## flow/constraint.sdc

```tcl
create_clock -name core_clock -period 3.69 [get_ports {clk}]
set_input_delay 0.7380 -clock core_clock [delete_from_list [all_inputs] [get_ports {clk}]]
set_output_delay 0.7380 -clock core_clock [all_outputs]
set_load 0.01 [all_outputs]
```

## flow/run.sh

```bash
#!/bin/bash
# the make line also repeats each setting of config.mk as NAME=value (left out here)
make -C /OpenROAD-flow-scripts/flow DESIGN_CONFIG=/design/flow/config.mk WORK_HOME=/design/flow/orfs CLKGATE_MAP_FILE= finish
```

## flow/design.v

```verilog
module adc_interface (
    input wire clk,
    input wire rst_n,
    input wire [11:0] adc_data,
    input wire adc_valid,
    output reg [11:0] voltage_fb,
    output reg data_ready
);
    always @(posedge clk or negedge rst_n) begin
        if (!rst_n) begin
            voltage_fb <= 12'd0;
            data_ready <= 1'b0;
        end else begin
            if (adc_valid) begin
                voltage_fb <= adc_data;
                data_ready <= 1'b1;
            end else begin
                data_ready <= 1'b0;
            end
        end
    end
endmodule
module pid_controller #(
    parameter DATA_WIDTH = 12,
    parameter KP = 16'd100,
    parameter KI = 16'd10,
    parameter KD = 16'd5,
    parameter SETPOINT = 12'd2048
)(
    input wire clk,
    input wire rst_n,
    input wire [DATA_WIDTH-1:0] feedback,
    input wire fb_valid,
    output reg [9:0] control_out,
    output reg out_valid
);
    reg signed [DATA_WIDTH:0] error;
    reg signed [DATA_WIDTH:0] prev_error;
    reg signed [31:0] integral;
    reg signed [DATA_WIDTH:0] derivative;
    reg signed [31:0] p_term, i_term, d_term;
    reg signed [31:0] pid_sum;
    always @(posedge clk or negedge rst_n) begin
        if (!rst_n) begin
            error <= 0;
            prev_error <= 0;
            integral <= 0;
            derivative <= 0;
            p_term <= 0;
            i_term <= 0;
            d_term <= 0;
            pid_sum <= 0;
            control_out <= 10'd512;
            out_valid <= 1'b0;
        end else if (fb_valid) begin
            error <= SETPOINT - feedback;
            prev_error <= error;
            if (integral + error > 32'sd100000)
                integral <= 32'sd100000;
            else if (integral + error < -32'sd100000)
                integral <= -32'sd100000;
            else
                integral <= integral + error;
            derivative <= error - prev_error;
            p_term <= ($signed({16'd0, KP}) * error) >>> 8;
            i_term <= ($signed({16'd0, KI}) * integral) >>> 16;
            d_term <= ($signed({16'd0, KD}) * derivative) >>> 8;
            pid_sum <= p_term + i_term + d_term + 32'sd512;
            if (pid_sum > 32'sd1023)
                control_out <= 10'd1023;
            else if (pid_sum < 32'sd0)
                control_out <= 10'd0;
            else
                control_out <= pid_sum[9:0];
            out_valid <= 1'b1;
        end else begin
            out_valid <= 1'b0;
        end
    end
endmodule
module pwm_generator #(
    parameter CLK_FREQ = 100_000_000,
    parameter PWM_FREQ = 100_000,
    parameter PWM_RESOLUTION = 10
)(
    input wire clk,
    input wire rst_n,
    input wire [PWM_RESOLUTION-1:0] duty_cycle,
    output reg pwm_out
);
    localparam COUNTER_MAX = CLK_FREQ / PWM_FREQ;
    reg [$clog2(COUNTER_MAX)-1:0] counter;
    reg [PWM_RESOLUTION-1:0] duty_reg;
    reg [PWM_RESOLUTION-1:0] compare_val;
    always @(posedge clk or negedge rst_n) begin
        if (!rst_n) begin
            counter <= 0;
            duty_reg <= 0;
            compare_val <= 0;
            pwm_out <= 1'b0;
        end else begin
            if (counter < COUNTER_MAX - 1) begin
                counter <= counter + 1;
            end else begin
                counter <= 0;
                duty_reg <= duty_cycle;
            end
            compare_val <= (duty_reg * COUNTER_MAX) >> PWM_RESOLUTION;
            pwm_out <= (counter < compare_val) ? 1'b1 : 1'b0;
        end
    end
endmodule
module buck_converter_top #(
    parameter CLK_FREQ = 100_000_000,
    parameter PWM_FREQ = 100_000,
    parameter V_REF = 12'd2048,
    parameter KP = 16'd100,
    parameter KI = 16'd10,
    parameter KD = 16'd5
)(
    input wire clk,
    input wire rst_n,
    input wire [11:0] adc_data,
    input wire adc_valid,
    output wire pwm_out,
    output wire [11:0] voltage_monitor,
    output wire [9:0] duty_cycle_monitor
);
    wire [11:0] voltage_fb;
    wire adc_ready;
    wire [9:0] duty_cycle;
    wire pid_valid;
    adc_interface adc_if (
        .clk(clk),
        .rst_n(rst_n),
        .adc_data(adc_data),
        .adc_valid(adc_valid),
        .voltage_fb(voltage_fb),
        .data_ready(adc_ready)
    );
    pid_controller #(
        .DATA_WIDTH(12),
        .KP(KP),
        .KI(KI),
        .KD(KD),
        .SETPOINT(V_REF)
    ) pid_ctrl (
        .clk(clk),
        .rst_n(rst_n),
        .feedback(voltage_fb),
        .fb_valid(adc_ready),
        .control_out(duty_cycle),
        .out_valid(pid_valid)
    );
    pwm_generator #(
        .CLK_FREQ(CLK_FREQ),
        .PWM_FREQ(PWM_FREQ),
        .PWM_RESOLUTION(10)
    ) pwm_gen (
        .clk(clk),
        .rst_n(rst_n),
        .duty_cycle(duty_cycle),
        .pwm_out(pwm_out)
    );
    assign voltage_monitor = voltage_fb;
    assign duty_cycle_monitor = duty_cycle;
endmodule
```

## flow/config.mk

```make
export PLATFORM = sky130hd
export DESIGN_NAME = buck_converter_top
export DESIGN_NICKNAME = buck_converter_top
export VERILOG_FILES = /design/flow/design.v
export SDC_FILE = /design/flow/constraint.sdc
export NUM_CORES = 4
export LEC_CHECK = 0
export CAP_MARGIN = 20
export CELL_PAD_IN_SITES_DETAIL_PLACEMENT = 0
export CELL_PAD_IN_SITES_GLOBAL_PLACEMENT = 0
export CORE_MARGIN = 2
export CORE_UTILIZATION = 72
export CTS_CLUSTER_DIAMETER = 56
export GPL_ROUTABILITY_DRIVEN = 1
export GPL_TIMING_DRIVEN = 1
export MAX_ROUTING_LAYER = met5
export PLACE_DENSITY_LB_ADDON = 0.03
export SLEW_MARGIN = 25
```

==> results.txt, run 1 <==
fresh numbers from the pnr run: status=failed layout checks, Fail Reasons=setup timing, RSZ-0062 raised after global routing=yes, I/O pins=38, clk latency of the worst-skew pair=between 0.4 and 0.5 ns, Synth Area in XOR/XNOR=6.17%, Port Buffers=37, crit path kind=flop to flop, DP Wirelength=just under 30 mm, width of the chip=152 um, worst path required time=4.02 ns, multiplexer share of the synthesized area=3.99%, Setup Viol. Count Final=67, core area=approximately 0.022 mm2, largest delay contributor family on the critical path=adder cells, CTS max path bufs=2, flops out of synthesis=roughly 190, Worst setup SP type=flop, Remaining DRCs=0, R2R Setup Slk=-0.78 ns, synth cell count leaders=ha_1, dfrtp_1, inv_1, nor2_1, o21ai_0, end of the critical path=pwm_gen.compare_val[9], initial antenna violation count=1, Final WS setup=-0.776 ns, P&R area growth vs syn=26.5%, Pre-antenna DRT Iters=9, yosys stat cell total=about 1600, H-tree levels=4, reg2reg path depth=18, Final Hold Viols=0, Main logic family=adder cells, WP buf/inv=4, Synthesized Nets=1945, stages on the worst setup path=18, tally of unique sky130hd cells used after synthesis=80, starting density of the core=72.7%, asr flop ratio synth=100%, Max Clk Rate=224 MHz, and+or+nand+nor area frac=11.8%, Final Critical Period=approximately 4.5 ns, worst path arrival time=4.80 ns, FF-to-FF End=pwm_gen.compare_val[9], Total Routed Length=56.2 mm, Slew Limit Headroom=39.9%, CP cell instances=inv_2, fa_1, fa_1, inv_2, fa_1, inv_2, fa_1, inv_2, ha_4, and2_4, o21ai_2, o211a_1, nor3b_2, o21a_1, o21a_1, o21ai_1, nand2b_1, xnor2_1, root buffer cell=clkbuf_16, Final Util=between 90% and 100%, worst-margin pin slew=0.902 ns, clock tree from TritonCTS=built, Seq share, synth=between 30 and 40%, reg-to-reg startpoint=pwm_gen.duty_reg[2], # nets final=2217, Die Area=0.0231 mm2, synthesized cell area=0.0158 mm2, EDFF count, synth=0, first-pass GRT wire length=between 70 and 80 mm, aoi share=between 15 and 20%, Final Cycle Share=121%, synth top area cells=dfrtp_1, ha_1, fa_1, xnor2_1, mux2_2, clk slew on worst S/H paths=0.08 ns, Max-cap violations=0, syn_area_per_cell=9.58 um2, CP Capture Type=flop, Min-Delay Path Class=input pin to asynchronous set/reset pin, vias in the first global route=between 10000 and 15000, critical path launch point=pwm_gen.duty_reg[2], FP Rows=54, stage-log warning count=41, CTS Sinks=192, clock skew=0.0154 ns, Vias=~16000, Routed Antenna Nets=0, DRT iter0 DRCs=1867, leading area contributor after synthesis=dfrtp_1, post-route cell area=around 0.02 mm2, Commonest flop=dfrtp_1, Yosys Warn Count=3, grt total ovfl=0, vias per cell=between 7 and 8, Post-Place Setup Slack=-0.562 ns, Routed WL per cell=25.4 um, adder share=roughly a quarter, Min Hold Slack=0.352 ns, yosys stat area=0.0158 mm2, Post-Synthesis Cells=1645, largest net degree at the start of global routing=107, critical-path maximum fanout=3, Dominant cell area share=30.3%, most common cell in the synthesized netlist=ha_1, Global Route Usage Sum=roughly two fifths, max incr delay on CP=~0.54 ns, Final Max Slew Viols=0, Slowest cell on crit path=fa_1, placer congestion estimate=between 0.9 and 1, die height=152 um, TritonCTS Buffers=17, Cell Area, Placed=0.0181 mm2
## repair_timing
action                                  CTS  global route
gates cloned                              4             1
setup buffers                            32            27
gates resized                            65           111
hold buffers                              0             0
pin swaps                                49            57
endpoints found under the setup margin   57            67
## cell type report
class                           count  area (um2)
Antenna cell                        2        5.00
Fill cell                         762        1750
Timing Repair Buffer              305        2580
Clock buffer                       18         429
Multi-Input combinational cell   1238       11000
Clock inverter                     14         144
Tap cell                          280         350
Inverter                          163         612
Sequential cell                   192        4820
## per-layer routing
metal,GRT usage [%],routed length [um],vias to the layer above
met4,21.9,5170,2
met3,6.39,5860,523
met1,47.2,19200,7305
met5,0,12,-
li1,-,-,6346
met2,68.4,25900,1361
## stage by stage
stage | TNS [ns] | cells
6_report | -21.91 | 2212
5_1_grt | -29.30 | 2210
3_3_place_gp | -9.00 | 2118
4_1_cts | -9.94 | 2186
2_1_floorplan | -2.27 | 1645
3_5_place_dp | -14.92 | 2118
==> run 2, diff against run 1 <==
- CELL_PAD_IN_SITES_DETAIL_PLACEMENT: 0 -> not set
- CELL_PAD_IN_SITES_GLOBAL_PLACEMENT: 0 -> not set
- CORE_UTILIZATION: 72 -> 70
- CTS_CLUSTER_DIAMETER: 56 -> 203
- CTS_CLUSTER_SIZE: not set -> 98
- GPL_ROUTABILITY_DRIVEN: 1 -> not set
- GPL_TIMING_DRIVEN: 1 -> not set
- MAX_ROUTING_LAYER: met5 -> not set
- PLACE_DENSITY_LB_ADDON: 0.03 -> not set
- SLEW_MARGIN: 25 -> 20
- clock period: 3.69 -> 10.0 ns (I/O delays scaled with it)
==> results.txt, run 2 <==
fresh numbers from the pnr run: status=timing/DRC/antenna clean, root buffer cell=clkbuf_16, crit path kind=flop to flop, synth top area cells=dfrtp_1, ha_1, fa_1, xnor2_1, mux2_2, initial antenna violation count=0 (-1), Post-Place Setup Slack=4.82 ns (+5.38 ns), worst path arrival time=5.28 ns (+0.48 ns), Min-Delay Path Class=flop to flop, hold path endpoint=pwm_gen.counter[0], max incr delay on CP=0.76 ns (+0.22 ns), FF-to-FF End=pid_ctrl.integral[5], reg2reg path depth=17 (-1), DRT iter0 DRCs=664 (-64%), P&R area growth vs syn=7.45%, first-pass GRT wire length=57.4 mm (-23%), worst-margin pin slew=0.912 ns (+0.0101 ns), Port Buffers=37 (unchanged), Slew Limit Headroom=39.2% (-0.67 points), Total Routed Length=33.3 mm (-41%), asr flop ratio synth=100% (unchanged), flops out of synthesis=192 (unchanged), most common cell in the synthesized netlist=ha_1, TritonCTS Buffers=17 (unchanged), tally of unique sky130hd cells used after synthesis=80 (unchanged), Post-Synthesis Cells=1645 (unchanged), and+or+nand+nor area frac=11.8% (unchanged), largest delay contributor family on the critical path=AND-OR/OR-AND gates, # nets final=1954 (-12%), Routed WL per cell=17.1 um (-33%), Final WS setup=5.05 ns (+5.83 ns), WP buf/inv=1 (-3), hold path cells=1, FF/Latch Area=0.00481 mm2 (-0.16%), end of the critical path=pid_ctrl.integral[5], die height=154 um (+1.4%), clk slew on worst S/H paths=0.08 ns (about the same), Worst setup SP type=flop, placer congestion estimate=0.873 (-4.8%), grt total ovfl=0 (unchanged), multiplexer share of the synthesized area=3.99% (unchanged), worst path required time=10.33 ns (+6.31 ns), CTS max path bufs=2 (unchanged), Final Cycle Share=49.5% (-72 points), aoi share=16.8% (unchanged), synthesized cell area=0.0158 mm2 (unchanged), vias in the first global route=12100 (-19%), critical path launch point=pid_ctrl.error[12], Final Max Slew Viols=0 (unchanged), hold buffers post-CTS=0 (unchanged), EDFF count, synth=0 (unchanged), stage-log warning count=39 (-4.9%), I/O pins=38 (unchanged), Final Util=77.2% (-15 points), Max-cap violations=0 (unchanged), Commonest flop=dfrtp_1, syn_area_per_cell=9.58 um2 (unchanged), clock skew=0.0200 ns (+0.00455 ns), leading area contributor after synthesis=dfrtp_1, stages on the worst setup path=17 (-1), Yosys Warn Count=3 (unchanged), Main logic family=adder cells, Comb area=0.0101 mm2 (-8.0%), fillers=1544 (+100%), DP Wirelength=25.0 mm (-15%), width of the chip=154 um (+1.4%), critical-path maximum fanout=30 (+27), Final Critical Period=4.95 ns (+0.481 ns), R2R Setup Slk=5.05 ns (+5.83 ns), clk latency of the worst-skew pair=0.45 ns (about the same), Final Hold Viols=0 (unchanged), cts repair resizes=0 (-100%), Slowest cell on crit path=dfrtp_2, setup TNS=0 ns (+21.91 ns), reg-to-reg startpoint=pid_ctrl.error[12], Synth Area in XOR/XNOR=6.17% (unchanged), core area=0.0220 mm2 (+1.2%), Die Area=0.0237 mm2 (+2.8%), yosys stat cell total=1645 (unchanged), H-tree levels=4 (unchanged), Vias=11900 (-23%), Setup Viol. Count Final=0 (-100%), Global Route Usage Sum=29.6% (-10 points), Routed Antenna Nets=0 (unchanged), yosys stat area=0.0158 mm2 (unchanged), Pre-antenna DRT Iters=8 (-1), CP Capture Type=flop, clock tree from TritonCTS=built, CTS Sinks=192 (unchanged), Dominant cell area share=30.3% (unchanged), adder share=25.4% (unchanged), CP cell instances=ha_1, a21oi_1, o21ai_1, a221oi_2, o22ai_1, a21o_1, a221oi_4, a211o_1, nand2_1, a2111oi_0, nand4_1, ha_1, nor2_1, buf_4, nand4_1, or2_2, o221a_2, ant diodes=0 (-2), FP Rows=54 (unchanged), vias per cell=6.12 (-13%), largest net degree at the start of global routing=112 (+4.7%), synth cell count leaders=ha_1, dfrtp_1, inv_1, nor2_1, o21ai_0, RSZ-0062 raised after global routing=no, worst hold start=pwm_gen.counter[0], Seq share, synth=30.5% (unchanged), Remaining DRCs=0 (unchanged), Post-CTS Setup Bufs=0 (-100%), starting density of the core=71.8% (-0.89 points), Synthesized Nets=1945 (unchanged), Max Clk Rate=202 MHz (-9.7%)
run 2: metrics by stage:
stage	hold WS, ns	instance area (um2)	instances
detailed placement	0.471	16300	1915
global placement	0.463	16300	1914
global route	0.509	16900	1947
finish	0.484	16900	1947
floorplan	0.446	15800	1645
CTS	0.490	16900	1947
run 2: cell type report:
type                            instances  share of cell area, %
Timing Repair Buffer                   43                   2.54
Clock inverter                         15                   1.12
Sequential cell                       192                   28.4
Tap cell                              280                   2.07
Multi-Input combinational cell       1237                   59.7
Clock buffer                           17                   2.51
Inverter                              163                   3.62
run 2: routing by layer:
metal	share of wire (%)	GRT usage, %	vias to the layer above
li1	-	-	5837
met1	45	38.4	5773
met2	49	51.9	255
met3	3.5	3.64	48
met4	2.5	9.26	0
met5	0	0	-
==> run 3, diff against run 2 <==
- ABC_AREA: not set -> 1
- CAP_MARGIN: 20 -> 0
- CELL_PAD_IN_SITES_DETAIL_PLACEMENT: not set -> 0
- CELL_PAD_IN_SITES_GLOBAL_PLACEMENT: not set -> 0
- CORE_ASPECT_RATIO: not set -> 1.03
- CORE_UTILIZATION: 70 -> 71
- CTS_CLUSTER_DIAMETER: 203 -> 102
- CTS_CLUSTER_SIZE: 98 -> not set
- GPL_ROUTABILITY_DRIVEN: not set -> 1
- GPL_TIMING_DRIVEN: not set -> 1
- MAX_ROUTING_LAYER: not set -> met5
- PLACE_DENSITY_LB_ADDON: not set -> 0.16
- SETUP_SLACK_MARGIN: not set -> -0.08
- SLEW_MARGIN: 20 -> 25
- clock period: 10.0 -> 2.81 ns (I/O delays scaled with it)
==> results.txt, run 3 <==
run metrics: status=aborted with a tool error, last stage the flow got to=global routing (5_1_grt), Err=[ERROR DPL-0038] Utilization greater than 100%, impossible to legalize, adder share=23.8% (-1.7 points), DP Wirelength=35.5 mm (+42%), yosys stat area=0.0169 mm2 (+7.0%), yosys stat cell total=2241 (+36%), EDFF count, synth=0 (unchanged), Yosys Warn Count=3 (unchanged), leading area contributor after synthesis=dfrtp_1, Dominant cell area share=28.3% (-2.0 points), Synthesized Nets=2541 (+31%), Seq share, synth=28.5% (-2.0 points), Synth Area in XOR/XNOR=3.26% (-2.9 points), flops out of synthesis=192 (unchanged), CTS max path bufs=2 (unchanged), width of the chip=156 um (+1.2%), H-tree levels=4 (unchanged), FP Rows=57 (+5.6%), die height=160 um (+4.1%), core area=0.0235 mm2 (+6.9%), Post-Place Setup Slack=-1.19 ns (-6.01 ns), Commonest flop=dfrtp_1, Die Area=0.0250 mm2 (+5.3%), multiplexer share of the synthesized area=0.200% (-3.8 points), synth cell count leaders=nand2_1, inv_1, ha_1, dfrtp_1, o21ai_0, Main logic family=simple AND/OR/NAND/NOR gates, syn_area_per_cell=7.53 um2 (-21%), Port Buffers=37 (unchanged), Post-Synthesis Cells=2241 (+36%), placer congestion estimate=0.914 (+4.7%), starting density of the core=71.9% (+0.076 points), TritonCTS Buffers=17 (unchanged), most common cell in the synthesized netlist=nand2_1, Cells after DPL=2781 (+45%), synthesized cell area=0.0169 mm2 (+7.0%), hold buffers post-CTS=0 (unchanged), I/O pins=38 (unchanged), CTS Sinks=192 (unchanged), synth top area cells=dfrtp_1, ha_1, nand2_1, inv_1, fa_1, aoi share=11.5% (-5.2 points), root buffer cell=clkbuf_16, tally of unique sky130hd cells used after synthesis=48 (-40%), asr flop ratio synth=100% (unchanged), and+or+nand+nor area frac=23.9% (+12 points)
-- run 3: repair_timing --
item,in CTS
gates cloned,4
buffers inserted,54
endpoints found under the setup margin,71
hold endpoints to repair,0
gates resized,221
pin swaps,123
-- run 3: per-stage QoR --
| step | setup TNS [ns] | area, um2 |
|---|---|---|
| after floorplan | -12.10 | 17500 |
| after CTS | -30.15 | 21900 |
| after global placement | -27.28 | 19900 |
| after detailed placement | -33.73 | 19900 |
==> run 4, diff against run 3 <==
- CAP_MARGIN: 0 -> 20
- CORE_ASPECT_RATIO: 1.03 -> not set
- CORE_UTILIZATION: 71 -> 40
- CTS_CLUSTER_DIAMETER: 102 -> 218
- CTS_CLUSTER_SIZE: not set -> 98
- GPL_ROUTABILITY_DRIVEN: 1 -> 0
- GPL_TIMING_DRIVEN: 1 -> 0
- PLACE_DENSITY_LB_ADDON: 0.16 -> 0.2
- SETUP_SLACK_MARGIN: -0.08 -> -0.29
- TNS_END_PERCENT: not set -> 35
- clock period: 2.81 -> 2.94 ns (I/O delays scaled with it)
==> results.txt, run 4 <==
fresh numbers from the pnr run: status=failed layout checks, Fail Reasons=setup timing, first-pass GRT wire length=74.2 mm, Max-cap violations=0, worst path required time=3.31 ns, worst path arrival time=4.34 ns, syn_area_per_cell=7.53 um2 (unchanged), starting density of the core=40.4% (-31 points), FF/Latch Area=0.00484 mm2, P&R area growth vs syn=20.2%, most used cell, CP=fa_1, most common cell in the synthesized netlist=nand2_1, Worst setup SP type=flop, Final WS setup=-1.02 ns, and+or+nand+nor area frac=23.9% (unchanged), CP cell instances=fa_1, inv_1, fa_1, inv_1, fa_1, inv_1, fa_1, inv_2, ha_4, nand2_4, o21ai_4, nand2_2, o2111ai_4, nand2_2, a21oi_2, nand3_1, nand2_1, xor2_1, DRT iter0 DRCs=between 700 and 800, Remaining DRCs=0, initial antenna violation count=0, Commonest flop=dfrtp_1, die height=209 um (+30%), tally of unique sky130hd cells used after synthesis=48 (unchanged), Cells after DPL=2819 (+1.4%), Final Critical Period=just under 4 ns, critical path launch point=pwm_gen.duty_reg[2], asr flop ratio synth=100% (unchanged), CTS max path bufs=2 (unchanged), Slew Limit Headroom=between 20% and 30%, Die Area=0.0438 mm2 (+75%), crit path kind=flop to flop, Routed WL per cell=15.6 um, vias in the first global route=14800, DP Wirelength=34.8 mm (-1.8%), synth cell count leaders=nand2_1, inv_1, ha_1, dfrtp_1, o21ai_0, Comb area=0.0117 mm2, vias per cell=5.06, width of the chip=209 um (+34%), Seq share, synth=28.5% (unchanged), Synth Area in XOR/XNOR=3.26% (unchanged), Synthesized Nets=2541 (unchanged), # nets final=2667, Port Buffers=37 (unchanged), TritonCTS Buffers=17 (unchanged), Final Cycle Share=135%, CTS Sinks=192 (unchanged), post-route cell area=a little over 0.02 mm2, Post-Synthesis Cells=2241 (unchanged), I/O pins=38 (unchanged), hold path cells=2, stage-log warning count=38, clock skew=approximately 0.016 ns, hold path endpoint=pid_ctrl.pid_sum[1], Final Hold Viols=0, critical-path maximum fanout=3, Global Route Usage Sum=a little over a fifth, Yosys Warn Count=3 (unchanged), Final Util=48.5%, synthesized cell area=0.0169 mm2 (unchanged), clk latency of the worst-skew pair=0.46 ns, clock tree from TritonCTS=built, reg-to-reg startpoint=pwm_gen.duty_reg[2], reg2reg path depth=18, max incr delay on CP=roughly 0.57 ns, WP buf/inv=4, Pre-antenna DRT Iters=5, end of the critical path=pwm_gen.compare_val[9], Routed Antenna Nets=0, yosys stat cell total=2241 (unchanged), Main logic family=simple AND/OR/NAND/NOR gates, worst hold start=pid_ctrl.pid_sum[1], ant diodes=0, Total Routed Length=45.4 mm, H-tree levels=4 (unchanged), Max Clk Rate=252 MHz, synth top area cells=dfrtp_1, ha_1, nand2_1, inv_1, fa_1, Min-Delay Path Class=flop to flop, largest net degree at the start of global routing=91, multiplexer share of the synthesized area=0.200% (unchanged), FP Rows=75 (+32%), Final Max Slew Viols=0, Setup Viol. Count Final=approximately 64, aoi share=11.5% (unchanged), yosys stat area=0.0169 mm2 (unchanged), root buffer cell=clkbuf_16, EDFF count, synth=0 (unchanged), Vias=roughly 15000, leading area contributor after synthesis=dfrtp_1, worst-margin pin slew=1.12 ns, fillers=slightly below 4000, Slowest cell on crit path=fa_1, Cell Area, Placed=0.0180 mm2 (-9.4%), largest delay contributor family on the critical path=adder cells, Dominant cell area share=28.3% (unchanged), core area=0.0418 mm2 (+78%), grt total ovfl=0, stages on the worst setup path=18, adder share=23.8% (unchanged), clk slew on worst S/H paths=0.08 ns, R2R Setup Slk=-1.02 ns, Post-Place Setup Slack=-1.43 ns (-0.244 ns), post-route insts no fill=2919, flops out of synthesis=192 (unchanged), CP Capture Type=flop, FF-to-FF End=pwm_gen.compare_val[9], RSZ-0062 raised after global routing=yes
[run 4: area by class of cell]
class	count	share of cell area, %
Timing Repair Buffer	108	5.06
Inverter	347	6.46
Clock buffer	20	2.25
Buffer	40	0.907
Tap cell	539	3.33
Sequential cell	192	23.9
Clock inverter	12	0.611
Multi-Input combinational cell	1661	57.5
[run 4: routing by layer]
metal  track usage (%)  vias up  wire [um]
met5                 0        -          0
met4              6.58        0       1250
met3              2.04       58       1130
met2              37.6      238      22500
met1              27.0     6976      20600
li1                  -     7508          -
[run 4: what timing repair did]
action                                 CTS  global route
cloned                                   2             1
buffers inserted                        38            30
setup endpoints to repair               65            64
endpoints found under the hold margin   17             0
hold buffers                             1             0
resized                                117           137
pin swaps                               34            54
[run 4: stage by stage]
step	hold slack [ns]	setup TNS, ns
after global placement	0.457	-1366.63
final	0.482	-25.17
after global routing	0.512	-40.57
after CTS	0.485	-24.70
after detailed placement	0.421	-60.08
after floorplan	0.292	-16.02
==> run 5, diff against run 4 <==
- CELL_PAD_IN_SITES_DETAIL_PLACEMENT: 0 -> not set
- CELL_PAD_IN_SITES_GLOBAL_PLACEMENT: 0 -> not set
- CORE_UTILIZATION: 40 -> 66
- CTS_CLUSTER_DIAMETER: 218 -> not set
- CTS_CLUSTER_SIZE: 98 -> 99
- GPL_ROUTABILITY_DRIVEN: 0 -> not set
- GPL_TIMING_DRIVEN: 0 -> not set
- MAX_ROUTING_LAYER: met5 -> not set
- PLACE_DENSITY: not set -> 0.36
- PLACE_DENSITY_LB_ADDON: 0.2 -> not set
- SETUP_SLACK_MARGIN: -0.29 -> not set
- SLEW_MARGIN: 25 -> 20
- TNS_END_PERCENT: 35 -> 10
- clock period: 2.94 -> 2.77 ns (I/O delays scaled with it)
==> results.txt, run 5 <==
fresh numbers from the pnr run: RSZ-0062 raised after global routing=yes, Max Clk Rate=248 MHz (-1.9%), Final Max Slew Viols=0 (unchanged), Main logic family=simple AND/OR/NAND/NOR gates, width of the chip=164 um (-22%), clock skew=0.0185 ns (+0.00278 ns), stages on the worst setup path=18 (unchanged), Synth Area in XOR/XNOR=3.26% (unchanged), flops out of synthesis=192 (unchanged), tally of unique sky130hd cells used after synthesis=48 (unchanged), Worst setup SP type=flop, CTS Sinks=192 (unchanged), Commonest flop=dfrtp_1, Dominant cell area share=28.3% (unchanged), first-pass GRT wire length=75.0 mm (+1.1%), placer congestion estimate=0.991, syn_area_per_cell=7.53 um2 (unchanged), Yosys Warn Count=3 (unchanged), synth top area cells=dfrtp_1, ha_1, nand2_1, inv_1, fa_1, H-tree levels=4 (unchanged), Routed WL per cell=15.8 um (+1.3%), Pre-antenna DRT Iters=5 (unchanged), aoi share=11.5% (unchanged), Post-Synthesis Cells=2241 (unchanged), asr flop ratio synth=100% (unchanged), most common cell in the synthesized netlist=nand2_1, # nets final=2842 (+6.6%), synth cell count leaders=nand2_1, inv_1, ha_1, dfrtp_1, o21ai_0, CP Capture Type=flop, status=failed layout checks, and+or+nand+nor area frac=23.9% (unchanged), Final Hold Viols=0 (unchanged), initial antenna violation count=0 (unchanged), worst path required time=3.14 ns (-0.17 ns), Min-Delay Path Class=input pin to asynchronous set/reset pin, critical path launch point=pwm_gen.duty_reg[1], FF-to-FF End=pwm_gen.compare_val[9], yosys stat area=0.0169 mm2 (unchanged), core area=0.0251 mm2 (-40%), Total Routed Length=45.5 mm (+0.12%), ant diodes=0 (unchanged), reg-to-reg startpoint=pwm_gen.duty_reg[1], CTS max path bufs=2 (unchanged), Fail Reasons=setup timing, max incr delay on CP=0.57 ns (about the same), I/O pins=38 (unchanged), Max-cap violations=0 (unchanged), hold buffers post-CTS=0 (-1), starting density of the core=67.2% (+27 points), Die Area=0.0268 mm2 (-39%), P&R area growth vs syn=24.3%, Seq share, synth=28.5% (unchanged), FP Rows=58 (-23%), Slew Limit Headroom=54.0% (+28 points), Final WS setup=-1.27 ns (-0.246 ns), Final Critical Period=4.04 ns (+0.0760 ns), R2R Setup Slk=-1.27 ns (-0.25 ns), DP Wirelength=34.4 mm (-1.3%), clock tree from TritonCTS=built, CP cell instances=fa_1, inv_1, fa_1, inv_1, fa_1, inv_1, fa_1, inv_2, ha_4, nand2_4, o21ai_4, nand2_1, o2111ai_2, nand2_2, a21oi_2, nand3_1, nand2_1, xor2_1, worst path arrival time=4.41 ns (+0.07 ns), stage-log warning count=40 (+5.3%), vias in the first global route=15900 (+7.8%), vias per cell=5.57 (+10%), clk latency of the worst-skew pair=0.45 ns (about the same), Remaining DRCs=0 (unchanged), grt total ovfl=0 (unchanged), worst-margin pin slew=0.688 ns (-0.428 ns), Synthesized Nets=2541 (unchanged), WP buf/inv=4 (unchanged), yosys stat cell total=2241 (unchanged), Global Route Usage Sum=34.7% (+14 points), EDFF count, synth=0 (unchanged), Setup Viol. Count Final=70 (+9.4%), Slowest cell on crit path=fa_1, reg2reg path depth=18 (unchanged), end of the critical path=pwm_gen.compare_val[9], largest delay contributor family on the critical path=adder cells, synthesized cell area=0.0169 mm2 (unchanged), adder share=23.8% (unchanged), Min Hold Slack=0.0485 ns (-0.433 ns), largest net degree at the start of global routing=69 (-24%), DRT iter0 DRCs=1069 (+52%), die height=164 um (-22%), Vias=16100 (+8.7%), Port Buffers=37 (unchanged), critical-path maximum fanout=3 (unchanged), leading area contributor after synthesis=dfrtp_1, fillers=1563 (-61%), Routed Antenna Nets=0 (unchanged), TritonCTS Buffers=17 (unchanged), Final Cycle Share=146% (+11 points), root buffer cell=clkbuf_16, most used cell, CP=fa_1, crit path kind=flop to flop, multiplexer share of the synthesized area=0.200% (unchanged), clk slew on worst S/H paths=0.09 ns (about the same)
==> run 5: layout make-up <==
class	instances	area (um2)	share of cell area (%)
multi-input cells	1660	11200	53.3
flip-flops and latches	192	4820	23.0
repair buffers	324	2620	12.5
inverters	347	1310	6.23
clock buffers	17	425	2.03
well taps	330	413	1.97
clock inverters	15	216	1.03
==> run 5: per-stage QoR <==
stage          utilization [%]  worst slack (ns)  cell area [um2]  std cells  TNS [ns]
2_1_floorplan                -             -1.03            16900       2241    -26.24
3_3_place_gp              78.7             -1.10            19700       2848    -33.39
3_5_place_dp              78.7             -1.27            19700       2848    -38.85
4_1_cts                   82.4             -1.23            20700       2883    -29.31
5_1_grt                   83.5             -1.40            21000       2885    -46.01
6_report                  83.5             -1.27            21000       2885    -31.14
==> run 5: what timing repair did <==
item,CTS,global route
buffers inserted,3,2
endpoints found under the setup margin,73,83
resized,72,58
gates cloned,0,0
pin swaps,31,19
==> run 5: metal layers <==
| metal | up-vias | part of all wire (%) | global-route usage [%] | wire length (um) |
|---|---|---|---|---|
| met3 | 112 | 4.6 | 3.84 | 2070 |
| met1 | 7604 | 42 | 42.9 | 19000 |
| li1 | 7856 | - | - | - |
| met2 | 490 | 50 | 63.0 | 22900 |
| met4 | 0 | 3.2 | 11.7 | 1480 |
| met5 | - | 0 | 0 | 0 |
==> run 6, diff against run 5 <==
- CORE_ASPECT_RATIO: not set -> 0.69
- CORE_UTILIZATION: 66 -> 72
- CTS_CLUSTER_DIAMETER: not set -> 396
- CTS_CLUSTER_SIZE: 99 -> 95
- clock period: 2.77 -> 2.84 ns (I/O delays scaled with it)
==> results.txt, run 6 <==
run metrics: last stage the flow got to=global routing (5_1_grt), CTS max path bufs=2 (unchanged), yosys stat area=0.0169 mm2 (unchanged), Die Area=0.0247 mm2 (-8.1%), synth top area cells=dfrtp_1, ha_1, nand2_1, inv_1, fa_1, aoi share=11.5% (unchanged), Seq share, synth=28.5% (unchanged), placer congestion estimate=0.989 (-0.17%), and+or+nand+nor area frac=23.9% (unchanged), Yosys Warn Count=3 (unchanged), root buffer cell=clkbuf_16, Commonest flop=dfrtp_1, Main logic family=simple AND/OR/NAND/NOR gates, EDFF count, synth=0 (unchanged), H-tree levels=4 (unchanged), core area=0.0230 mm2 (-8.5%), tally of unique sky130hd cells used after synthesis=48 (unchanged), I/O pins=38 (unchanged), flops out of synthesis=192 (unchanged), grt total ovfl=135, die height=131 um (-20%), asr flop ratio synth=100% (unchanged), leading area contributor after synthesis=dfrtp_1, synth cell count leaders=nand2_1, inv_1, ha_1, dfrtp_1, o21ai_0, status=aborted with a tool error, syn_area_per_cell=7.53 um2 (unchanged), Port Buffers=37 (unchanged), multiplexer share of the synthesized area=0.200% (unchanged), Cell Area, Placed=0.0198 mm2 (+0.18%), Post-Synthesis Cells=2241 (unchanged), yosys stat cell total=2241 (unchanged), FP Rows=46 (-21%), Dominant cell area share=28.3% (unchanged), width of the chip=188 um (+15%), synthesized cell area=0.0169 mm2 (unchanged), TritonCTS Buffers=17 (unchanged), Synthesized Nets=2541 (unchanged), CTS Sinks=192 (unchanged), DP Wirelength=41.4 mm (+20%), most common cell in the synthesized netlist=nand2_1, Synth Area in XOR/XNOR=3.26% (unchanged), hold buffers post-CTS=0 (unchanged), Post-Place Setup Slack=-1.36 ns (-0.0899 ns), starting density of the core=73.4% (+6.3 points), Global Route Usage Sum=roughly 80%, adder share=23.8% (unchanged), Err=[ERROR GRT-0232] Routing congestion too high. Check the congestion heatmap in the GUI.
==> run 6: layer usage <==
metal | overflow | track usage [%]
met5 | 0 | 30.6
met4 | 56 | 79.4
met3 | 3 | 67.3
met2 | 71 | 92.3
met1 | 5 | 81.7
==> run 6: repair_timing <==
action	in CTS
endpoints found under the setup margin	76
pin swaps	24
setup buffers	11
resized	59
==> run 6: per-stage QoR <==
stage	setup TNS [ns]	instances	utilization (%)
after floorplan	-21.89	2241	-
after global placement	-27.82	2836	86.2
after detailed placement	-40.99	2836	86.2
after CTS	-42.30	2876	89.8
==> run 7, diff against run 6 <==
- ABC_AREA: 1 -> not set
- CELL_PAD_IN_SITES_DETAIL_PLACEMENT: not set -> 0
- CELL_PAD_IN_SITES_GLOBAL_PLACEMENT: not set -> 0
- CORE_ASPECT_RATIO: 0.69 -> not set
- CTS_CLUSTER_DIAMETER: 396 -> 56
- CTS_CLUSTER_SIZE: 95 -> 34
- GPL_ROUTABILITY_DRIVEN: not set -> 1
- GPL_TIMING_DRIVEN: not set -> 1
- MAX_ROUTING_LAYER: not set -> met5
- PLACE_DENSITY: 0.36 -> 0.67
- SETUP_SLACK_MARGIN: not set -> 0.63
- SLEW_MARGIN: 20 -> 25
- TNS_END_PERCENT: 10 -> not set
- clock period: 2.84 -> 4.42 ns (I/O delays scaled with it)
==> results.txt, run 7 <==
fresh numbers from the pnr run: Cells after DPL=1930 (-32%), CTS max path bufs=2 (unchanged), grt total ovfl=0, largest delay contributor family on the critical path=AND-OR/OR-AND gates, Synth Area in XOR/XNOR=6.17% (+2.9 points), fillers=982, Worst setup SP type=flop, Comb area=0.0114 mm2, Final Max Slew Viols=0, multiplexer share of the synthesized area=3.99% (+3.8 points), Min-Delay Path Class=input pin to asynchronous set/reset pin, adder share=25.4% (+1.7 points), largest net degree at the start of global routing=approximately 120, width of the chip=152 um (-19%), TritonCTS Buffers=17 (unchanged), stages on the worst setup path=14, ant diodes=0, hold buffers post-CTS=0 (unchanged), leading area contributor after synthesis=dfrtp_1, root buffer cell=clkbuf_16, max incr delay on CP=around 0.46 ns, CP cell instances=ha_1, a21oi_1, o21ai_0, a211oi_1, o21ai_1, xor2_1, nand4_1, a2111oi_4, nand4_1, ha_4, nor2_4, nand4_1, or2_4, o221a_4, critical path launch point=pid_ctrl.integral[10], P&R area growth vs syn=21.9%, Port Buffers=37 (unchanged), status=failed layout checks, placer congestion estimate=0.898 (-9.2%), Commonest flop=dfrtp_1, clock skew=about 0.017 ns, Remaining DRCs=0, worst path arrival time=4.77 ns, post-route insts no fill=2068, reg-to-reg startpoint=pid_ctrl.integral[10], Final Hold Viols=0, Seq share, synth=30.5% (+2.0 points), FF-to-FF End=pid_ctrl.integral[5], tally of unique sky130hd cells used after synthesis=80 (+67%), Dominant cell area share=30.3% (+2.0 points), Final WS setup=-0.0173 ns, DRT iter0 DRCs=1351, aoi share=16.8% (+5.2 points), synth top area cells=dfrtp_1, ha_1, fa_1, xnor2_1, mux2_2, Main logic family=adder cells, starting density of the core=72.7% (-0.74 points), Pre-antenna DRT Iters=7, die height=152 um (+16%), Total Routed Length=between 40 and 50 mm, Routed WL per cell=22.0 um, Vias=13700, most used cell, CP=nand4_1, Min Hold Slack=0.472 ns, # nets final=2075, Post-Synthesis Cells=1645 (-27%), reg2reg path depth=14, Final Critical Period=4.44 ns, clock tree from TritonCTS=built, vias in the first global route=12700, and+or+nand+nor area frac=11.8% (-12 points), RSZ-0062 raised after global routing=yes, vias per cell=6.61, Yosys Warn Count=3 (unchanged), WP buf/inv=0, yosys stat area=0.0158 mm2 (-6.5%), Slew Limit Headroom=a little over a third, critical-path maximum fanout=6, crit path kind=flop to flop, worst path required time=4.75 ns, syn_area_per_cell=9.58 um2 (+27%), Slowest cell on crit path=dfrtp_1, Synthesized Nets=1945 (-23%), end of the critical path=pid_ctrl.integral[5], FP Rows=54 (+17%), most common cell in the synthesized netlist=ha_1, Die Area=0.0231 mm2 (-6.4%), Global Route Usage Sum=32.8%, synthesized cell area=0.0158 mm2 (-6.5%), R2R Setup Slk=-0.02 ns, DP Wirelength=25.4 mm (-39%), Routed Antenna Nets=0, Final Cycle Share=100%, Fail Reasons=setup timing, stage-log warning count=roughly 42, Max Clk Rate=between 200 and 250 MHz, core area=0.0217 mm2 (-5.6%), H-tree levels=4 (unchanged), flops out of synthesis=192 (unchanged), yosys stat cell total=1645 (-27%), clk slew on worst S/H paths=0.08 ns, worst-margin pin slew=~0.95 ns, asr flop ratio synth=100% (unchanged), CTS Sinks=192 (unchanged), FF/Latch Area=about 0.0048 mm2, Max-cap violations=0, synth cell count leaders=ha_1, dfrtp_1, inv_1, nor2_1, o21ai_0, I/O pins=38 (unchanged), first-pass GRT wire length=62.0 mm, Setup Viol. Count Final=1, CP Capture Type=flop, EDFF count, synth=0 (unchanged), initial antenna violation count=0, clk latency of the worst-skew pair=0.45 ns
-- run 7: final cells by class --
type | instances | area share [%]
multi-input cells | 1238 | 59.1
flip-flops and latches | 192 | 25.1
repair buffers | 163 | 7.56
inverters | 163 | 3.22
clock buffers | 17 | 2.21
well taps | 280 | 1.82
clock inverters | 15 | 0.963
-- run 7: per-stage QoR --
step	instance area, um2	utilization [%]	TNS, ns	worst slack (ns)
after CTS	18200	83.9	0	0.275
after global routing	19200	88.6	-0.275	-0.158
after detailed placement	16600	76.7	0	0.0795
final	19200	88.6	-0.0173	-0.0173
after global placement	16600	76.7	0	0.211
after floorplan	16000	-	0	0.334
-- run 7: routing by layer --
layer	global-route usage [%]	wire [um]	up-vias
met3	4.88	3320	242
met4	13.2	2630	0
met5	0	0	-
met2	56.2	22500	769
met1	42.0	17000	6606
li1	-	-	6048
-- run 7: repair_timing --
action,CTS,global route
gates resized,100,137
setup buffers,63,40
cloned,3,0
setup endpoints to repair,54,56
pin swaps,67,81
==> run 8, diff against run 7 <==
- ABC_AREA: not set -> 1
- CELL_PAD_IN_SITES_DETAIL_PLACEMENT: 0 -> not set
- CELL_PAD_IN_SITES_GLOBAL_PLACEMENT: 0 -> not set
- CTS_CLUSTER_DIAMETER: 56 -> 33
- GPL_ROUTABILITY_DRIVEN: 1 -> not set
- GPL_TIMING_DRIVEN: 1 -> not set
- MAX_ROUTING_LAYER: met5 -> not set
- PLACE_DENSITY: 0.67 -> not set
- SETUP_SLACK_MARGIN: 0.63 -> -0.33
- SLEW_MARGIN: 25 -> 20
- clock period: 4.42 -> 3.4 ns (I/O delays scaled with it)
==> results.txt, run 8 <==
fresh numbers from the pnr run: Fail Reasons=setup timing, CP cell instances=buf_4, buf_4, ha_1, ha_1, inv_1, fa_1, fa_1, inv_1, ha_1, a21oi_1, o21ai_4, buf_4, a21oi_4, o21ai_2, a21oi_2, nor2_1, nor2_1, xnor2_1, multiplexer share of the synthesized area=0.200% (-3.8 points), DRT iter0 DRCs=1718 (+27%), Final Critical Period=4.64 ns (+0.204 ns), crit path kind=flop to flop, clk slew on worst S/H paths=0.10 ns (+0.02 ns), Slowest cell on crit path=a21oi_1, worst path arrival time=5.03 ns (+0.26 ns), TritonCTS Buffers=17 (unchanged), CP Capture Type=flop, CTS Sinks=192 (unchanged), RSZ-0062 raised after global routing=yes, synth cell count leaders=nand2_1, inv_1, ha_1, dfrtp_1, o21ai_0, leading area contributor after synthesis=dfrtp_1, post-route cell area=0.0190 mm2 (-1.0%), first-pass GRT wire length=75.6 mm (+22%), Pre-antenna DRT Iters=8 (+1), Worst setup SP type=flop, vias per cell=6.00 (-9.1%), FP Rows=56 (+3.7%), reg2reg path depth=18 (+4), flops out of synthesis=192 (unchanged), Min-Delay Path Class=input pin to asynchronous set/reset pin, Post-Synthesis Cells=2241 (+36%), Remaining DRCs=0 (unchanged), Slew Limit Headroom=29.6% (-6.8 points), adder share=23.8% (-1.7 points), Final Hold Viols=0 (unchanged), largest delay contributor family on the critical path=adder cells, root buffer cell=clkbuf_16, Die Area=0.0247 mm2 (+6.8%), reg-to-reg startpoint=pwm_gen.duty_reg[2], fillers=1453 (+48%), Cells after DPL=2630 (+36%), Main logic family=simple AND/OR/NAND/NOR gates, Synthesized Nets=2541 (+31%), Final Max Slew Viols=0 (unchanged), syn_area_per_cell=7.53 um2 (-21%), worst path required time=3.79 ns (-0.96 ns), core area=0.0233 mm2 (+7.3%), Yosys Warn Count=3 (unchanged), Final Util=81.8% (-6.8 points), asr flop ratio synth=100% (unchanged), hold buffers post-CTS=0 (unchanged), grt total ovfl=0 (unchanged), post-route insts no fill=2674 (+29%), Setup Viol. Count Final=29 (+28), FF-to-FF End=pwm_gen.compare_val[4], and+or+nand+nor area frac=23.9% (+12 points), Max Clk Rate=215 MHz (-4.4%), starting density of the core=72.5% (-0.20 points), clk latency of the worst-skew pair=0.46 ns (about the same), Commonest flop=dfrtp_1, largest net degree at the start of global routing=98 (-18%), critical path launch point=pwm_gen.duty_reg[2], Vias=16100 (+17%), # nets final=2641 (+27%), Synth Area in XOR/XNOR=3.26% (-2.9 points), die height=157 um (+3.3%), worst-margin pin slew=1.05 ns (+0.0988 ns), Seq share, synth=28.5% (-2.0 points), R2R Setup Slk=-1.24 ns (-1.22 ns), Routed Antenna Nets=0 (unchanged), synthesized cell area=0.0169 mm2 (+7.0%), H-tree levels=4 (unchanged), EDFF count, synth=0 (unchanged), clock tree from TritonCTS=built, CTS max path bufs=2 (unchanged), Final WS setup=-1.24 ns (-1.22 ns), most common cell in the synthesized netlist=nand2_1, Cell Area, Placed=0.0181 mm2 (+9.1%), synth top area cells=dfrtp_1, ha_1, nand2_1, inv_1, fa_1, vias in the first global route=15700 (+24%), Max-cap violations=0 (unchanged), status=failed layout checks, width of the chip=157 um (+3.3%), Dominant cell area share=28.3% (-2.0 points), end of the critical path=pwm_gen.compare_val[4], yosys stat cell total=2241 (+36%), clock skew=0.0229 ns (+0.00637 ns), critical-path maximum fanout=4 (-2), Routed WL per cell=18.1 um (-18%), Final Cycle Share=137% (+36 points), initial antenna violation count=3 (+3), Total Routed Length=48.4 mm (+6.6%), stages on the worst setup path=18 (+4), Global Route Usage Sum=38.7% (+5.9 points), yosys stat area=0.0169 mm2 (+7.0%), stage-log warning count=40 (-4.8%), placer congestion estimate=0.929 (+3.5%), Port Buffers=37 (unchanged), aoi share=11.5% (-5.2 points), P&R area growth vs syn=12.8%, DP Wirelength=32.8 mm (+29%), setup TNS=-11.30 ns (-11.29 ns), WP buf/inv=5 (+5), I/O pins=38 (unchanged), tally of unique sky130hd cells used after synthesis=48 (-40%), max incr delay on CP=0.69 ns (+0.23 ns)
[run 8: layout make-up]
class	instances	area [um2]	area share (%)
flip-flops and latches	192	4810	25.3
inverters	347	1310	6.87
diodes	1	2.50	0.0131
clock buffers	17	425	2.24
multi-input cells	1660	10800	56.7
repair buffers	123	1080	5.66
well taps	319	399	2.10
clock inverters	15	215	1.13
[run 8: metrics by stage]
step	worst slack [ns]	hold WS, ns
after global placement	-0.462	0.457
after global routing	-1.36	0.365
final	-1.24	0.303
after detailed placement	-0.613	0.461
after floorplan	-0.409	0.384
after CTS	-0.558	0.333
[run 8: repair_timing]
action | 4_1_cts | 5_1_grt
pin swaps | 32 | 22
setup endpoints to repair | 7 | 27
gates cloned | 0 | 0
buffers inserted | 10 | 5
gates resized | 17 | 24
[run 8: metal layers]
layer  share of wire, %  up-vias  track usage (%)
met5               0.22        -                0
li1                   -     7447                -
met3                8.1      311             8.70
met1                 37     7487             44.5
met4                6.2        6             20.1
met2                 48      804             67.5
==> run 9, diff against run 8 <==
- CAP_MARGIN: 20 -> 40
- CTS_CLUSTER_DIAMETER: 33 -> not set
- CTS_CLUSTER_SIZE: 34 -> not set
- PLACE_DENSITY: not set -> 0.88
- SETUP_SLACK_MARGIN: -0.33 -> not set
- clock period: 3.4 -> 3.97 ns (I/O delays scaled with it)
==> results.txt, run 9 <==
fresh numbers from the pnr run: CP Capture Type=flop, first-pass GRT wire length=70.5 mm (-6.8%), reg-to-reg startpoint=pwm_gen.duty_reg[2], largest delay contributor family on the critical path=adder cells, fillers=1580 (+8.7%), Die Area=0.0247 mm2 (unchanged), leading area contributor after synthesis=dfrtp_1, Vias=15200 (-5.1%), worst path arrival time=4.65 ns (-0.38 ns), stage-log warning count=38 (-5.0%), Fail Reasons=setup timing, FF/Latch Area=0.00481 mm2 (about the same), post-route insts no fill=2625 (-1.8%), Synth Area in XOR/XNOR=3.26% (unchanged), R2R Setup Slk=-0.32 ns (+0.92 ns), reg2reg path depth=19 (+1), FP Rows=56 (unchanged), tally of unique sky130hd cells used after synthesis=48 (unchanged), clock tree from TritonCTS=built, Final Max Slew Viols=0 (unchanged), and+or+nand+nor area frac=23.9% (unchanged), Routed Antenna Nets=0 (unchanged), Post-Synthesis Cells=2241 (unchanged), TritonCTS Buffers=17 (unchanged), Slowest cell on crit path=fa_1, Port Buffers=37 (unchanged), hold buffers post-CTS=0 (unchanged), Slew Limit Headroom=44.4% (+15 points), synth cell count leaders=nand2_1, inv_1, ha_1, dfrtp_1, o21ai_0, Cell Area, Placed=0.0177 mm2 (-2.3%), end of the critical path=pwm_gen.compare_val[8], Seq share, synth=28.5% (unchanged), status=failed layout checks, grt peak-use layer=met2, Min-Delay Path Class=input pin to asynchronous set/reset pin, yosys stat area=0.0169 mm2 (unchanged), DRT iter0 DRCs=1346 (-22%), vias in the first global route=15000 (-4.5%), clk slew on worst S/H paths=0.09 ns (about the same), aoi share=11.5% (unchanged), Main logic family=simple AND/OR/NAND/NOR gates, core area=0.0233 mm2 (unchanged), Pre-antenna DRT Iters=8 (unchanged), critical-path maximum fanout=3 (-1), largest net degree at the start of global routing=107 (+9.2%), vias per cell=5.81 (-3.3%), GRT met1 Usage=42.1% (-2.4 points), critical path launch point=pwm_gen.duty_reg[2], I/O pins=38 (unchanged), Commonest flop=dfrtp_1, Final Hold Viols=0 (unchanged), Global Route Usage Sum=35.6% (-3.0 points), clk latency of the worst-skew pair=0.46 ns (about the same), post-route cell area=0.0186 mm2 (-2.5%), synth top area cells=dfrtp_1, ha_1, nand2_1, inv_1, fa_1, Setup Viol. Count Final=6 (-79%), worst-margin pin slew=0.834 ns (-0.219 ns), Final Cycle Share=108% (-28 points), die height=157 um (unchanged), M3 GR Usage=5.23% (-3.5 points), EDFF count, synth=0 (unchanged), ant diodes=0 (-1), Max-cap violations=0 (unchanged), root buffer cell=clkbuf_16, Total Routed Length=43.0 mm (-11%), CTS Sinks=192 (unchanged), Dominant cell area share=28.3% (unchanged), Max Clk Rate=233 MHz (+8.1%), FF-to-FF End=pwm_gen.compare_val[8], worst path required time=4.32 ns (+0.53 ns), max incr delay on CP=0.52 ns (-0.17 ns), flops out of synthesis=192 (unchanged), stages on the worst setup path=19 (+1), H-tree levels=4 (unchanged), grt total ovfl=0 (unchanged), Final WS setup=-0.322 ns (+0.919 ns), CTS max path bufs=2 (unchanged), WP buf/inv=5 (unchanged), Routed WL per cell=16.4 um (-9.5%), syn_area_per_cell=7.53 um2 (unchanged), CP cell instances=buf_4, inv_2, fa_1, fa_1, inv_1, fa_1, inv_1, fa_1, inv_1, ha_1, nand2_1, nor2_2, nand3_2, o2111ai_2, nand2_2, nand2_2, nand3_2, nand2_2, xor2_1, P&R area growth vs syn=10.1%, RSZ-0062 raised after global routing=yes, starting density of the core=72.5% (unchanged), clock skew=0.0222 ns (-0.000724 ns), # nets final=2593 (-1.8%), adder share=23.8% (unchanged), most common cell in the synthesized netlist=nand2_1, synthesized cell area=0.0169 mm2 (unchanged), DP Wirelength=31.4 mm (-4.1%), initial antenna violation count=0 (-3), placer congestion estimate=0.955 (+2.8%), Cells after DPL=2584 (-1.7%), most used cell, CP=fa_1, Worst setup SP type=flop, Remaining DRCs=0 (unchanged), Final Critical Period=4.29 ns (-0.349 ns), asr flop ratio synth=100% (unchanged), crit path kind=flop to flop, Yosys Warn Count=3 (unchanged), width of the chip=157 um (unchanged), yosys stat cell total=2241 (unchanged), Comb area=0.0107 mm2 (-0.93%), met2 Use GR=63.3% (-4.2 points), multiplexer share of the synthesized area=0.200% (unchanged), Synthesized Nets=2541 (unchanged)
[run 9: timing repair]
action,in CTS,in global routing
buffers inserted,4,3
gates resized,22,8
pin swaps,11,13
endpoints found under the setup margin,7,9
hold endpoints to repair,0,0
[run 9: area by class of cell]
| class | count | share of cell area [%] |
|---|---|---|
| Multi-Input combinational cell | 1660 | 57.6 |
| Sequential cell | 192 | 25.9 |
| Inverter | 347 | 7.03 |
| Timing Repair Buffer | 75 | 3.88 |
| Clock buffer | 17 | 2.29 |
| Tap cell | 319 | 2.15 |
| Clock inverter | 15 | 1.15 |
[run 9: layer usage]
| layer | vias up | share of wire, % |
|---|---|---|
| met5 | - | 0 |
| met3 | 171 | 5.0 |
| met1 | 7175 | 40 |
| met2 | 545 | 50 |
| li1 | 7352 | - |
| met4 | 0 | 5.0 |
[run 9: stage by stage]
stage / util, % / setup slack, ns / hold slack [ns] / TNS [ns]
6_report: 79.8 / -0.322 / 0.166 / -1.41
5_1_grt: 79.8 / -0.549 / 0.171 / -2.52
4_1_cts: 79.5 / -0.0275 / 0.485 / -0.0275
3_5_place_dp: 76.2 / -0.225 / 0.470 / -0.980
3_3_place_gp: 76.2 / -0.0919 / 0.462 / -0.151
2_1_floorplan: - / 0.0261 / 0.442 / 0
==> run 10, diff against run 9 <==
- ABC_AREA: 1 -> not set
- CAP_MARGIN: 40 -> 20
- CELL_PAD_IN_SITES_DETAIL_PLACEMENT: not set -> 0
- CELL_PAD_IN_SITES_GLOBAL_PLACEMENT: not set -> 0
- CTS_CLUSTER_DIAMETER: not set -> 56
- GPL_ROUTABILITY_DRIVEN: not set -> 1
- GPL_TIMING_DRIVEN: not set -> 1
- MAX_ROUTING_LAYER: not set -> met5
- PLACE_DENSITY: 0.88 -> not set
- PLACE_DENSITY_LB_ADDON: not set -> 0.03
- SETUP_SLACK_MARGIN: not set -> 1.27
- SLEW_MARGIN: 20 -> 25
- clock period: 3.97 -> 4.29 ns (I/O delays scaled with it)
==> results.txt, run 10 <==
fresh numbers from the pnr run: aoi share=16.8% (+5.2 points), reg-to-reg startpoint=pid_ctrl.error[0], Synth Area in XOR/XNOR=6.17% (+2.9 points), hold buffers post-CTS=0 (unchanged), Final Cycle Share=106% (-2.0 points), Final WS setup=-0.263 ns (+0.0597 ns), Pre-antenna DRT Iters=8 (unchanged), synth top area cells=dfrtp_1, ha_1, fa_1, xnor2_1, mux2_2, largest net degree at the start of global routing=111 (+3.7%), Synthesized Nets=1945 (-23%), Main logic family=adder cells, clock skew=0.0179 ns (-0.00425 ns), Worst setup SP type=flop, Die Area=0.0231 mm2 (-6.3%), most common cell in the synthesized netlist=ha_1, first-pass GRT wire length=70.0 mm (-0.58%), clk latency of the worst-skew pair=0.48 ns (+0.02 ns), Total Routed Length=58.8 mm (+37%), reg2reg path depth=16 (-3), Slew Limit Headroom=26.8% (-18 points), DP Wirelength=26.2 mm (-17%), most used cell, CP=nand4_1, FF/Latch Area=0.00484 mm2 (+0.55%), Final Util=92.8% (+13 points), Fail Reasons=setup timing, core area=0.0217 mm2 (-6.8%), worst path required time=4.64 ns (+0.32 ns), CTS Sinks=192 (unchanged), Dominant cell area share=30.3% (+2.0 points), clock tree from TritonCTS=built, grt total ovfl=0 (unchanged), leading area contributor after synthesis=dfrtp_1, Max Clk Rate=220 MHz (-5.7%), end of the critical path=pid_ctrl.integral[5], Final Critical Period=4.55 ns (+0.260 ns), P&R area growth vs syn=27.7%, Yosys Warn Count=3 (unchanged), critical path launch point=pid_ctrl.error[0], synth cell count leaders=ha_1, dfrtp_1, inv_1, nor2_1, o21ai_0, stages on the worst setup path=16 (-3), WP buf/inv=0 (-5), Port Buffers=37 (unchanged), root buffer cell=clkbuf_16, TritonCTS Buffers=17 (unchanged), starting density of the core=72.7% (+0.20 points), Commonest flop=dfrtp_1, Cell Area, Placed=0.0169 mm2 (-4.8%), largest delay contributor family on the critical path=simple AND/OR/NAND/NOR gates, RSZ-0062 raised after global routing=yes, Global Route Usage Sum=37.5% (+1.8 points), Routed Antenna Nets=0 (unchanged), placer congestion estimate=0.886 (-7.3%), # nets final=2112 (-19%), FP Rows=54 (-3.6%), vias per cell=7.35 (+27%), synthesized cell area=0.0158 mm2 (-6.5%), Vias=15500 (+1.5%), Min-Delay Path Class=input pin to asynchronous set/reset pin, Routed WL per cell=27.9 um (+70%), FF-to-FF End=pid_ctrl.integral[5], Final Max Slew Viols=0 (unchanged), Slowest cell on crit path=dfrtp_1, flops out of synthesis=192 (unchanged), yosys stat area=0.0158 mm2 (-6.5%), and+or+nand+nor area frac=11.8% (-12 points), width of the chip=152 um (-3.2%), R2R Setup Slk=-0.26 ns (+0.06 ns), worst-margin pin slew=1.10 ns (+0.264 ns), worst path arrival time=4.90 ns (+0.25 ns), yosys stat cell total=1645 (-27%), I/O pins=38 (unchanged), crit path kind=flop to flop, Post-Synthesis Cells=1645 (-27%), H-tree levels=4 (unchanged), Seq share, synth=30.5% (+2.0 points), adder share=25.4% (+1.7 points), Remaining DRCs=0 (unchanged), Comb area=0.0119 mm2 (+11%), CP Capture Type=flop, EDFF count, synth=0 (unchanged), syn_area_per_cell=9.58 um2 (+27%), tally of unique sky130hd cells used after synthesis=80 (+67%), initial antenna violation count=2 (+2), post-route cell area=0.0201 mm2 (+8.5%), fillers=655 (-59%), CTS max path bufs=2 (unchanged), critical-path maximum fanout=4 (+1), die height=152 um (-3.2%), DRT iter0 DRCs=1903 (+41%), clk slew on worst S/H paths=0.09 ns (about the same), Max-cap violations=0 (unchanged), Final Hold Viols=0 (unchanged), stage-log warning count=41 (+7.9%), asr flop ratio synth=100% (unchanged), max incr delay on CP=0.44 ns (-0.08 ns), multiplexer share of the synthesized area=3.99% (+3.8 points), vias in the first global route=13900 (-7.3%), status=failed layout checks, CP cell instances=ha_4, fa_2, a211oi_4, o21ai_1, and3_1, nor2_1, nor2b_1, xnor2_1, nand4_1, a2111oi_4, nand4_1, ha_4, nor2_4, nand4_1, or2_4, o221a_2, Setup Viol. Count Final=33 (+27)
## run 10: repair_timing
action | in CTS | in global routing
pin swaps | 82 | 102
cloned | 2 | 0
gates resized | 144 | 196
buffers inserted | 88 | 44
setup endpoints to repair | 81 | 85
## run 10: per-stage QoR
step / worst slack, ns / hold slack (ns) / cells / setup TNS [ns]
6_report: -0.263 / 0.491 / 2107 / -3.17
5_1_grt: -0.295 / 0.534 / 2105 / -4.46
4_1_cts: 0.115 / 0.504 / 2061 / 0
3_5_place_dp: -0.0714 / 0.471 / 1939 / -0.0714
3_3_place_gp: 0.0877 / 0.474 / 1939 / 0
2_1_floorplan: 0.205 / 0.446 / 1645 / 0
## run 10: layout make-up
cell class | instances | area share, %
multi-input combinational | 1238 | 59.1
sequential | 192 | 24.0
timing repair buffer | 200 | 8.96
inverter | 163 | 3.07
clock buffer | 17 | 2.11
tap | 280 | 1.74
clock inverter | 15 | 0.938
antenna | 2 | 0.0249
## run 10: per-layer routing
layer	part of all wire, %	global-route usage [%]	vias up	wire length, um
li1	-	-	6123	-
met1	34	44.9	7283	19700
met4	11	20.2	0	6300
met5	0	0	-	0
met2	46	65.1	1463	26800
met3	10	5.76	610	5970
